beta:
==> flow/design.v (excerpt) <==
module cpu_8b(
    input wire clk,
    input wire rst,
    output wire halt,
    output wire mem_we,
    output wire [7:0] mem_addr,
    output wire [7:0] mem_wdata,
    input wire [7:0] mem_rdata
);
Settings: LEC_CHECK=0, ABC_AREA=1, CAP_MARGIN=20, CORE_ASPECT_RATIO=1.07, CORE_MARGIN=2, CORE_UTILIZATION=72, CTS_CLUSTER_DIAMETER=108, GPL_ROUTABILITY_DRIVEN=1, GPL_TIMING_DRIVEN=1, HOLD_SLACK_MARGIN=-0.08, MAX_ROUTING_LAYER=met4, PLACE_DENSITY_LB_ADDON=0.21, SLEW_MARGIN=5, TNS_END_PERCENT=40; clock period 1.89 ns.
run.sh (not shown) runs the stock make flow with config.mk's settings and CLKGATE_MAP_FILE=.
beta did not finish; the tool stopped in 3_5_place_dp with error DPL-0033.
## Diff of input files: epsilon against beta
diff --git a/flow/config.mk b/flow/config.mk
--- a/flow/config.mk
+++ b/flow/config.mk
@@ -13,8 +13,7 @@
 export CTS_CLUSTER_DIAMETER = 108
+export CTS_CLUSTER_SIZE = 37
 export GPL_ROUTABILITY_DRIVEN = 1
 export GPL_TIMING_DRIVEN = 1
-export HOLD_SLACK_MARGIN = -0.08
 export MAX_ROUTING_LAYER = met4
-export PLACE_DENSITY_LB_ADDON = 0.21
-export SLEW_MARGIN = 5
-export TNS_END_PERCENT = 40
+export PLACE_DENSITY = 0.38
+export SLEW_MARGIN = 35
==> flow/constraint.sdc <==
create_clock -name core_clock -period 3.21 [get_ports {clk}]
set_input_delay 0.6420 -clock core_clock [delete_from_list [all_inputs] [get_ports {clk}]]
set_output_delay 0.6420 -clock core_clock [all_outputs]
set_load 0.01 [all_outputs]
Results
From epsilon to beta, async set-or-reset flop fraction in the synthesized netlist did not move at all. Area after synthesis came out exactly the same in epsilon and beta. For post-synthesis share of cell area spent on full adders, half adders and majority gates, epsilon and beta come out practically identical. Diff epsilon..beta | part of the Yosys area used for sequential elements | unchanged. On die height, epsilon tracks beta almost exactly. Summary of epsilon over beta: die size flat, complex-gate fraction of the synthesized area flat, top-level port count flat, horizontal die size flat. Stage in which a tool error killed epsilon: 5_1_grt. Changes observed in epsilon relative to beta: count of mapped cells out of synthesis about even; chip area estimate from yosys synthesis about even.

cpu_8b again, from the RTL that the note above started with.
clock: 3.59 ns
lec_check: 0
abc_area: 1
cap_margin: 20
core_margin: 2
core_utilization: 68
cts_cluster_diameter: 103
cts_cluster_size: 78
place_density_lb_addon: 0.2
slew_margin: 20
Rerun with:
- ABC_AREA: 1 -> unset
- CORE_UTILIZATION: 68 -> 40
- CTS_CLUSTER_DIAMETER: 103 -> unset
- CTS_CLUSTER_SIZE: 78 -> unset
- PLACE_DENSITY_LB_ADDON: 0.2 -> unset
- clock period: 3.59 -> 5.0 ns (I/O delays scaled with it)
=>
- sequential share of layout area went up by 1.0 points
- power falls by 38%
- utilization fell by 38 points
- register-to-register slack improves by 0.45 ns
- die size climbs by 65%
Rerun with:
- ABC_AREA: unset -> 1
- CORE_ASPECT_RATIO: unset -> 0.5
- CTS_CLUSTER_DIAMETER: unset -> 384
- CTS_CLUSTER_SIZE: unset -> 100
- TNS_END_PERCENT: unset -> 95
- routed wire length goes up by 4.0%
- hold slack gets better by 0.024 ns
- register-to-register slack gets better by 0.66 ns
- power goes up by about 18%
- count of clock-buffer cells in the layout goes up by 1
Rerun with:
- ABC_AREA: 1 -> unset
- CORE_ASPECT_RATIO: 0.5 -> unset
- CORE_UTILIZATION: 40 -> 20
- CTS_CLUSTER_DIAMETER: 384 -> unset
- CTS_CLUSTER_SIZE: 100 -> unset
- GPL_ROUTABILITY_DRIVEN: unset -> 0
- MAX_ROUTING_LAYER: unset -> met4
- TNS_END_PERCENT: 95 -> 90
Setup slack is better by 0.026 ns; clock-buffer cell count is higher by 1; final cell count barely changes; first-iteration DRC count fell by 4.9%; power drops by 5.8%; design area went up by 3.1%; sequential power goes down by about 3%; clock power decreases by about 3%; wire length drops by 1.9%.
Rerun with:
- ABC_AREA: unset -> 1
- CELL_PAD_IN_SITES_GLOBAL_PLACEMENT: unset -> 3
- CORE_ASPECT_RATIO: unset -> 1.93
- CORE_UTILIZATION: 20 -> 40
- CTS_CLUSTER_DIAMETER: unset -> 384
- CTS_CLUSTER_SIZE: unset -> 100
- GPL_ROUTABILITY_DRIVEN: 0 -> unset
- MAX_ROUTING_LAYER: met4 -> unset
- TNS_END_PERCENT: 90 -> 40
Outcome: Now the flow never finished: it broke off in 3_1_place_gp_skip_io, error GPL-0301; die size shrinks by 48%; synthesized cell count rose by 24%; synthesized area is higher by 0.31%.
Rerun with:
- ABC_AREA: 1 -> unset
- CELL_PAD_IN_SITES_GLOBAL_PLACEMENT: 3 -> unset
- CORE_ASPECT_RATIO: 1.93 -> unset
- CORE_UTILIZATION: 40 -> 65
- CTS_CLUSTER_DIAMETER: 384 -> unset
- CTS_CLUSTER_SIZE: 100 -> unset
- TNS_END_PERCENT: 40 -> unset
- clock period: 5.0 -> 4.1 ns (I/O delays scaled with it)
What happened:
- The changed run went through all stages and came out clean
- die size went down by about 38%
- area after synthesis goes down by about 0.3%
- synthesized cell count shrinks by about 20%

## job 3345
cpu_8b again, from the RTL that the note above started with.
export LEC_CHECK = 0
export ABC_AREA = 1
export CAP_MARGIN = 20
export CORE_ASPECT_RATIO = 1.07
export CORE_MARGIN = 2
export CORE_UTILIZATION = 72
export CTS_CLUSTER_DIAMETER = 360
export CTS_CLUSTER_SIZE = 37
export GPL_ROUTABILITY_DRIVEN = 1
export GPL_TIMING_DRIVEN = 1
export MAX_ROUTING_LAYER = met4
export PLACE_DENSITY_LB_ADDON = 0.15
export SLEW_MARGIN = 35
create_clock -name core_clock -period 3.21 [get_ports {clk}]
Status: job 3345 FAILED at global routing (tool error)
For job 3934, these inputs were changed with respect to job 3345:
Settings: a deleted CTS_CLUSTER_SIZE that had been 37; an added HOLD_SLACK_MARGIN of -0.08; an added SETUP_SLACK_MARGIN of 0.47; an added TNS_END_PERCENT of 40; a change of CTS_CLUSTER_DIAMETER from 360 to 108; a change of PLACE_DENSITY_LB_ADDON from 0.15 to 0.21; a change of SLEW_MARGIN from 35 to 5; a change of the clock period (ns, I/O delays scaled along) from 3.21 to 1.79.
### Flow results
Job 3934: aborted in detailed placement (tool error)
The average instance area after synthesis of job 3934 and that of job 3345 are within noise of each other.
In terms of synthesized cell count, job 3934 and job 3345 differ only marginally.
Diff job 3934..job 3345 | post-synthesis cell type count | unchanged
Diff job 3345..job 3934 | area after synthesis | negligible
Changes observed in job 3934 relative to job 3345: chip area held, area fraction in xor and xnor cells held, post-synthesis share of cell area spent on and-or and or-and gates held.
Placer congestion estimate in job 3934 is about 4.6% above job 3345.
What job 3518 does differently from job 3934 at the input level:
Settings: PLACE_DENSITY_LB_ADDON changed from 0.21 to 0.15; CORE_UTILIZATION changed from 72 to 60; ABC_AREA changed from 1 to 0; CTS_CLUSTER_SIZE newly set to 98; TNS_END_PERCENT changed from 40 to 30; SLEW_MARGIN changed from 5 to 35; SETUP_SLACK_MARGIN removed (was 0.47); HOLD_SLACK_MARGIN removed (was -0.08); the clock period (ns, I/O delays scaled along) changed from 1.79 to 5.66.
Notes after the runs:
Synthesized-area fraction occupied by xor and xnor cells: job 3518 > job 3934
Job 3518 was carried through to the last stage, and its layout satisfied the timing, DRC and antenna checks.
In job 3518 the floorplan die height turned out 8.9% higher than in job 3934.
Count of library flops with an enable pin: job 3518 vs job 3934 — no meaningful difference
Share of synthesized cell area in and-or and or-and compound cells: higher on job 3518
Between job 3518 and job 3934, it is job 3518 whose area fraction in mux cells is higher, by 11 points.
[compare] base=job 3934 new=job 3518: count of mapped cells out of synthesis down 111, proportion of synthesized chip area in sequential cells flat, share of synthesized cell area in full adder, half adder and majority cells flat.
The width of the die of job 3518 is higher than that of job 3934.
Of the two candidates, job 3934 has the worse synthesized area and job 3518 the better one.
Area figure in the yosys stat output, job 3934 and job 3518, higher one = job 3934.

cpu_8b again, from the RTL that the note above started with.
==> flow/config.mk <==
export PLATFORM = sky130hd
export DESIGN_NAME = cpu_8b
export DESIGN_NICKNAME = cpu_8b
export VERILOG_FILES = /design/flow/design.v
export SDC_FILE = /design/flow/constraint.sdc
export NUM_CORES = 4
export LEC_CHECK = 0
export ABC_AREA = 1
export CAP_MARGIN = 25
export CELL_PAD_IN_SITES_GLOBAL_PLACEMENT = 3
export CORE_ASPECT_RATIO = 1.07
export CORE_MARGIN = 4
export CORE_UTILIZATION = 41
export CTS_CLUSTER_DIAMETER = 108
export GPL_ROUTABILITY_DRIVEN = 0
export GPL_TIMING_DRIVEN = 1
export HOLD_SLACK_MARGIN = 0.25
export MAX_ROUTING_LAYER = met5
export PLACE_DENSITY_LB_ADDON = 0.2
export SLEW_MARGIN = 35
==> flow/constraint.sdc <==
create_clock -name core_clock -period 4.38 [get_ports {clk}]
set_input_delay 0.8760 -clock core_clock [delete_from_list [all_inputs] [get_ports {clk}]]
set_output_delay 0.8760 -clock core_clock [all_outputs]
set_load 0.01 [all_outputs]
The starting point never finished: it broke off in 3_1_place_gp_skip_io on FLW-0024.
Rerun with:
==> flow/config.mk (replaced) <==
export PLATFORM = sky130hd
export DESIGN_NAME = cpu_8b
export DESIGN_NICKNAME = cpu_8b
export VERILOG_FILES = /design/flow/design.v
export SDC_FILE = /design/flow/constraint.sdc
export NUM_CORES = 4
export LEC_CHECK = 0
export CAP_MARGIN = 20
export CORE_MARGIN = 2
export CORE_UTILIZATION = 68
export SLEW_MARGIN = 20
==> flow/constraint.sdc (replaced) <==
create_clock -name core_clock -period 4.8 [get_ports {clk}]
set_input_delay 0.9600 -clock core_clock [delete_from_list [all_inputs] [get_ports {clk}]]
set_output_delay 0.9600 -clock core_clock [all_outputs]
set_load 0.01 [all_outputs]
What happened: This time the run completed with no timing, DRC or antenna violations; die area is lower by about 43%; synthesized area is lower by 0.31%; synthesized cell count is lower by about 20%.
Rerun with:
--- a/flow/config.mk
+++ b/flow/config.mk
@@ -9,3 +9,5 @@
 export CORE_MARGIN = 2
-export CORE_UTILIZATION = 68
+export CORE_UTILIZATION = 72
+export PLACE_DENSITY_LB_ADDON = 0.28
+export SETUP_SLACK_MARGIN = 0.11
 export SLEW_MARGIN = 20
==> flow/constraint.sdc (replaced) <==
create_clock -name core_clock -period 3.88 [get_ports {clk}]
set_input_delay 0.7760 -clock core_clock [delete_from_list [all_inputs] [get_ports {clk}]]
set_output_delay 0.7760 -clock core_clock [all_outputs]
set_load 0.01 [all_outputs]
Result: With this change the flow died in 5_1_grt on GRT-0116; synthesized cell count stays the same; die size fell by a few percent; area after synthesis stays the same.
Rerun with:
--- a/flow/config.mk
+++ b/flow/config.mk
@@ -7,2 +7,3 @@
 export LEC_CHECK = 0
+export ABC_AREA = 1
 export CAP_MARGIN = 20
@@ -10,4 +11,4 @@
 export CORE_UTILIZATION = 72
-export PLACE_DENSITY_LB_ADDON = 0.28
-export SETUP_SLACK_MARGIN = 0.11
+export CTS_CLUSTER_DIAMETER = 221
+export CTS_CLUSTER_SIZE = 98
 export SLEW_MARGIN = 20
==> flow/constraint.sdc (replaced) <==
create_clock -name core_clock -period 4.32 [get_ports {clk}]
set_input_delay 0.8640 -clock core_clock [delete_from_list [all_inputs] [get_ports {clk}]]
set_output_delay 0.8640 -clock core_clock [all_outputs]
set_load 0.01 [all_outputs]
Now the flow finished clean. Synthesized cell count went up by 24%. Die area hardly moves. Synthesized area grows by 0.31%.
Rerun with:
--- a/flow/config.mk
+++ b/flow/config.mk
@@ -8,3 +8,3 @@
 export ABC_AREA = 1
-export CAP_MARGIN = 20
+export CAP_MARGIN = 40
 export CORE_MARGIN = 2
@@ -12,3 +12,5 @@
 export CTS_CLUSTER_DIAMETER = 221
-export CTS_CLUSTER_SIZE = 98
+export CTS_CLUSTER_SIZE = 74
+export PLACE_DENSITY = 0.35
+export SETUP_SLACK_MARGIN = -0.01
 export SLEW_MARGIN = 20
==> flow/constraint.sdc (replaced) <==
create_clock -name core_clock -period 3.0 [get_ports {clk}]
set_input_delay 0.6000 -clock core_clock [delete_from_list [all_inputs] [get_ports {clk}]]
set_output_delay 0.6000 -clock core_clock [all_outputs]
set_load 0.01 [all_outputs]
Outcome: The changed run stopped in 4_1_cts on DPL-0033; synthesized area stays the same; synthesized cell count does not change; die area is unchanged.

v1:
Starting RTL as in the previous note.
Settings: LEC_CHECK=0, ABC_AREA=1, CAP_MARGIN=40, CORE_MARGIN=2, CORE_UTILIZATION=72, CTS_CLUSTER_DIAMETER=105, CTS_CLUSTER_SIZE=74, PLACE_DENSITY=0.65, SETUP_SLACK_MARGIN=-0.01, SLEW_MARGIN=20; clock period 3.0 ns.
v1 did not run to completion, as it errored out during clock tree synthesis (4_1_cts).
Setup changes, v1 to v15
# v1
export LEC_CHECK = 0
export ABC_AREA = 1
export CAP_MARGIN = 40
export CORE_MARGIN = 2
export CORE_UTILIZATION = 72
export CTS_CLUSTER_DIAMETER = 105
export CTS_CLUSTER_SIZE = 74
export PLACE_DENSITY = 0.65
export SETUP_SLACK_MARGIN = -0.01
export SLEW_MARGIN = 20
create_clock -name core_clock -period 3.0 [get_ports {clk}]
# v15
export LEC_CHECK = 0
export ABC_AREA = 1
export CAP_MARGIN = 20
export CORE_MARGIN = 2
export CORE_UTILIZATION = 61
export SLEW_MARGIN = 20
create_clock -name core_clock -period 4.32 [get_ports {clk}]
==> results <==
- v15 vs. v1: die size went up by 970 um^2, routability congestion estimate now sits lower, instance area after placement fell 400 um^2.
- As far as boundary pin count goes, v15 and v1 are indistinguishable; the numbers are identical.
- v15 finished end to end and its layout was clean on timing, DRC and antenna.
- Going from v1 to v15, number of cell rows rose by 12%; worst setup slack before clock tree synthesis shows an increase of 0.77 ns; estimated wirelength of the detail-placed design shows a reduction of 18%; post-synthesis instance total ~0 delta.
Relative to v15, the following input files were edited for v22:
# v15
export LEC_CHECK = 0
export ABC_AREA = 1
export CAP_MARGIN = 20
export CORE_MARGIN = 2
export CORE_UTILIZATION = 61
export SLEW_MARGIN = 20
create_clock -name core_clock -period 4.32 [get_ports {clk}]
# v22
export LEC_CHECK = 0
export ABC_AREA = 1
export CAP_MARGIN = 20
export CORE_MARGIN = 2
export CORE_UTILIZATION = 69
export SETUP_SLACK_MARGIN = 0.48
export SLEW_MARGIN = 20
create_clock -name core_clock -period 3.31 [get_ports {clk}]
Results
v22 never completed; the flow aborted with a tool error in global routing (5_1_grt). Comparing v15 against v22, there is no change at all in sequential fraction of the synthesis area. Compared with v15, in v22 number of rows in the core area lower; number of buffers added for setup after CTS +18; post-place setup slack shows a reduction of 0.63 ns; area share of xor/xnor cells in the synthesized design essentially unchanged; final weighted congestion of routability-driven global placement has increased. Die size: v22 < v15. On v22: quantity of gates resized following cts is 84 higher than what v15 gave. When the final numbers for v15 and v22 were put side by side, the floorplan utilization turned out to be smaller in v15.
The following lists how v4 was set up differently from v22:
# v22
export LEC_CHECK = 0
export ABC_AREA = 1
export CAP_MARGIN = 20
export CORE_MARGIN = 2
export CORE_UTILIZATION = 69
export SETUP_SLACK_MARGIN = 0.48
export SLEW_MARGIN = 20
create_clock -name core_clock -period 3.31 [get_ports {clk}]
# v4
export LEC_CHECK = 0
export CAP_MARGIN = 20
export CORE_MARGIN = 2
export CORE_UTILIZATION = 34
export SLEW_MARGIN = 20
export TNS_END_PERCENT = 90
create_clock -name core_clock -period 5.0 [get_ports {clk}]
v22 did not finish; the tool stopped in global routing (5_1_grt) with error DPL-0038. v4: no failed stages, no open violations at the end. v4 vs v22 — number of distinct standard cells referenced by the synthesized netlist climbed by more than half. Row gate count of the mapped netlist: v4 lower / v22 higher. In v4 relative to v22, width of the die had gone up by more than a quarter. Total die size: v22 and v4 compared, higher one is v4.
Power is estimated from default activity; no workload was simulated.
